wip/yarrow:
==> flow/design.v <==
`timescale 1ns / 1ps
module pipelined(
    input  wire              clk,
    input  wire              rst,
    input  wire              in_valid,
    output wire              in_ready,
    input  wire signed [15:0] a,
    input  wire signed [15:0] b,
    input  wire signed [15:0] c,
    input  wire signed [15:0] d,
    input  wire signed [15:0] e,
    output reg               out_valid,
    input  wire              out_ready,
    output reg signed [31:0]  y
);
    wire s3_ready_in;
    wire s2_ready_in;
    wire s1_ready_in;
    assign s3_ready_in = (~out_valid) || (out_valid && out_ready);
    assign s2_ready_in = (~s2_valid)  || (s2_valid  && s3_ready_in);
    assign s1_ready_in = (~s1_valid)  || (s1_valid  && s2_ready_in);
    assign in_ready = s1_ready_in;
    wire in_send = in_valid && in_ready;
    reg signed [31:0] s1_p1;
    reg signed [31:0] s1_p2;
    reg signed [15:0] s1_e;
    reg               s1_valid;
    always @(posedge clk) begin
        if (rst) begin
            s1_valid <= 1'b0;
            s1_p1    <= 32'sd0;
            s1_p2    <= 32'sd0;
            s1_e     <= 16'sd0;
        end else if (s1_ready_in) begin
            s1_valid <= in_send;
            if (in_send) begin
                s1_p1 <= $signed(a) * $signed(b);
                s1_p2 <= $signed(c) * $signed(d);
                s1_e  <= e;
            end
        end
    end
    reg signed [31:0] s2_s;
    reg signed [15:0] s2_e;
    reg               s2_valid;
    always @(posedge clk) begin
        if (rst) begin
            s2_valid <= 1'b0;
            s2_s     <= 32'sd0;
            s2_e     <= 16'sd0;
        end else if (s2_ready_in) begin
            s2_valid <= s1_valid;
            if (s1_valid) begin
                s2_s <= s1_p1 + s1_p2;
                s2_e <= s1_e;
            end
        end
    end
    always @(posedge clk) begin
        if (rst) begin
            out_valid <= 1'b0;
            y         <= 32'sd0;
        end else if (s3_ready_in) begin
            out_valid <= s2_valid;
            if (s2_valid) begin
                y <= s2_s + $signed(s2_e);
            end
        end
    end
endmodule
==> flow/config.mk <==
export PLATFORM = sky130hd
export DESIGN_NAME = pipelined
export DESIGN_NICKNAME = pipelined
export VERILOG_FILES = /design/flow/design.v
export SDC_FILE = /design/flow/constraint.sdc
export NUM_CORES = 4
export LEC_CHECK = 0
export CAP_MARGIN = 20
export CORE_MARGIN = 2
export CORE_UTILIZATION = 72
export CTS_CLUSTER_SIZE = 25
export PLACE_DENSITY = 0.67
export SETUP_SLACK_MARGIN = -0.1
export SLEW_MARGIN = 20
==> flow/constraint.sdc <==
create_clock -name core_clock -period 6.23 [get_ports {clk}]
set_input_delay 1.2460 -clock core_clock [delete_from_list [all_inputs] [get_ports {clk}]]
set_output_delay 1.2460 -clock core_clock [all_outputs]
set_load 0.01 [all_outputs]
run.sh (not shown) runs the stock make flow with config.mk's settings and CLKGATE_MAP_FILE=.
wip/yarrow did not finish; a tool error ended it in global routing.
Changes in wip/cedar relative to wip/yarrow:
- PLACE_DENSITY: 0.67 -> unset
- CTS_CLUSTER_SIZE: 25 -> unset
- CORE_UTILIZATION: 72 -> 61
- SETUP_SLACK_MARGIN: -0.1 -> 1.56
- the clock period (ns, I/O delays scaled along): 6.23 -> 5.9
Results
- Although it ran to completion, wip/cedar produced a layout that fails the final checks because of setup timing.
- Die size up about 18% in wip/cedar wrt wip/yarrow
- Cell area after synthesis: wip/yarrow vs wip/cedar identical
- On number of placed instances, taps included, the lower figure sits with wip/yarrow, not wip/cedar.
- wip/cedar vs. wip/yarrow: placer congestion estimate has decreased, site row count has increased.
Modified inputs, wip/delta compared to wip/cedar
- CORE_UTILIZATION changed from 61 to 40
- SETUP_SLACK_MARGIN removed (was 1.56)
- the clock period (ns, I/O delays scaled along) changed from 5.9 to 7.79
[summary]
Detailed-route wire length (wip/delta vs. wip/cedar) decreases by more than 10%. Of the two values seen for endpoint of the most critical setup path, s1_p1[31]$_SDFFE_PP0P_ was produced by wip/cedar and s1_p1[29]$_SDFFE_PP0P_ by wip/delta. Sequential share of layout area, wip/cedar and wip/delta: higher on wip/delta. wip/delta completed; timing, DRC and antenna clean. wip/cedar -> wip/delta: gate count after technology mapping delta 0, exact match. The layout buffer count excluding clock buffers of wip/delta falls short of that of wip/cedar by 264.
Here is what was changed in the inputs of wip/willow compared with wip/delta.
- PLACE_DENSITY: unset -> 0.77
- CTS_CLUSTER_DIAMETER: unset -> 383
- CTS_CLUSTER_SIZE: unset -> 100
- ABC_AREA: unset -> 1
- TNS_END_PERCENT: unset -> 10
- the clock period (ns, I/O delays scaled along): 7.79 -> 8.0
[summary]
- wip/willow vs wip/delta: synthesized cell count up by more than a quarter
- wip/willow ends up with higher full die area than wip/delta does.
- Row number of distinct standard cells referenced by the synthesized netlist: wip/willow lower / wip/delta higher
- Delta (wip/willow minus wip/delta): depth of the most critical reg-to-reg path went down, length of the first detailed-routing pass in iterations moved up, sequential share of layout area saw a decrease, design area saw an increase.
- For number of non-clock inverters in the layout, dividing the value from wip/willow by the value from wip/delta gives 2.1.
- wip/willow vs wip/delta, critical path launch point: a[15] vs a[5]
- wip/willow vs. wip/delta: critical path depth in cells dropped 2.

========
== try-raven ==
RTL: the design.v shown in full above, as it stands there.
==> flow/config.mk <==
export PLATFORM = sky130hd
export DESIGN_NAME = pipelined
export DESIGN_NICKNAME = pipelined
export VERILOG_FILES = /design/flow/design.v
export SDC_FILE = /design/flow/constraint.sdc
export NUM_CORES = 4
export LEC_CHECK = 0
export CAP_MARGIN = 20
export CORE_MARGIN = 2
export CORE_UTILIZATION = 72
export CTS_CLUSTER_DIAMETER = 174
export CTS_CLUSTER_SIZE = 95
export SLEW_MARGIN = 20
==> flow/constraint.sdc <==
create_clock -name core_clock -period 9.96 [get_ports {clk}]
set_input_delay 1.9920 -clock core_clock [delete_from_list [all_inputs] [get_ports {clk}]]
set_output_delay 1.9920 -clock core_clock [all_outputs]
set_load 0.01 [all_outputs]
try-raven: no failed stages, no open violations at the end
[inputs] try-onyx vs try-raven
Settings: swapping 72 for 40 in CORE_UTILIZATION; clearing CTS_CLUSTER_SIZE, which used to be 95; clearing CTS_CLUSTER_DIAMETER, which used to be 174; swapping 9.96 for 8.0 in the clock period (ns, I/O delays scaled along).
Results
- try-onyx ran to completion and came out clean on the timing, design-rule and antenna checks.
- try-raven: all stages complete, timing, DRC and antenna checks passed
- Against try-raven as the reference, try-onyx delivers a higher non-filler instance count after layout.
- Against try-raven, try-onyx comes in 1.04 ns lower on arrival time of the worst setup path.
- [compare] base=try-raven new=try-onyx: met3 routed wirelength dropped 3000 um; clock buffer instance count of the final layout moved up; final instance area up about 5.7%.
- Going from try-raven to try-onyx, via count -880, count of TritonRoute iterations in the first routing pass +1, share of the clock period used by the worst path after layout +8.9 points, proportion of cell area spent on the clock network ~0 delta.
The inputs of try-delta differ from those of try-onyx as listed below.
Settings: an added SETUP_SLACK_MARGIN of -0.79; an added CTS_CLUSTER_DIAMETER of 313; an added TNS_END_PERCENT of 5; an added CORE_ASPECT_RATIO of 1.77; an added ABC_AREA of 1; an added CTS_CLUSTER_SIZE of 100.
Findings:
try-delta vs. try-onyx: final critical-path required period fell by 0.41 ns; synthesized area rose by 3800 um2; critical path's largest stage delay rose by 0.04 ns. Between try-onyx and try-delta, global placer's final weighted congestion increased. Placeable core area, try-delta and try-onyx: larger value in try-delta. try-delta ends up with a sequential cell area share that is 0.88 points lower than in try-onyx. Comparing layout clock buffer count for try-delta and try-onyx, the bigger number came from try-onyx. try-delta vs try-onyx on non-clock buffer area fraction after layout: try-delta is the lower one.
## Diff of input files: try-indigo against try-delta
Settings: a change of CTS_CLUSTER_DIAMETER from 313 to 383; a deleted TNS_END_PERCENT that had been 5; a deleted CORE_ASPECT_RATIO that had been 1.77.
Results
Of the two values seen for termination of the worst setup path, s1_p1[23] was produced by try-indigo and s1_p1[24] by try-delta. Finished layout cell area: try-indigo vs try-delta — no meaningful difference. Diff try-delta -> try-indigo: worst slack at placement went up 0.030 ns, die size held steady, number of nets in the layout barely changed. Against try-delta as the reference, try-indigo delivers a lower met2 track utilization from global routing. In try-indigo, the minimum clock period after layout came out 0.048 ns above the value in try-delta. The final reports for try-indigo and try-delta show routed length per instance lower in the former. Non-clock buffer count of try-indigo exceeds that of try-delta by a few percent.
The following lists how try-amber was set up differently from try-indigo:
Settings: removing CTS_CLUSTER_DIAMETER (formerly 383); removing SETUP_SLACK_MARGIN (formerly -0.79); removing ABC_AREA (formerly 1); setting GPL_ROUTABILITY_DRIVEN to 0 for the first time; setting TNS_END_PERCENT to 60 for the first time; setting CELL_PAD_IN_SITES_DETAIL_PLACEMENT to 2 for the first time; changing SLEW_MARGIN from 20 to 25; removing CTS_CLUSTER_SIZE (formerly 100).
Results
- The layout from try-amber, despite a flow that completed every stage, fails the layout checks, with the failing checks listed as negative setup slack.
- try-indigo: no failed stages, no open violations at the end
- [compare] base=try-indigo new=try-amber: multiplexer area fraction after synthesis picked up an extra 0.25 points; post-route standard cell area excluding fillers lost about 7%.
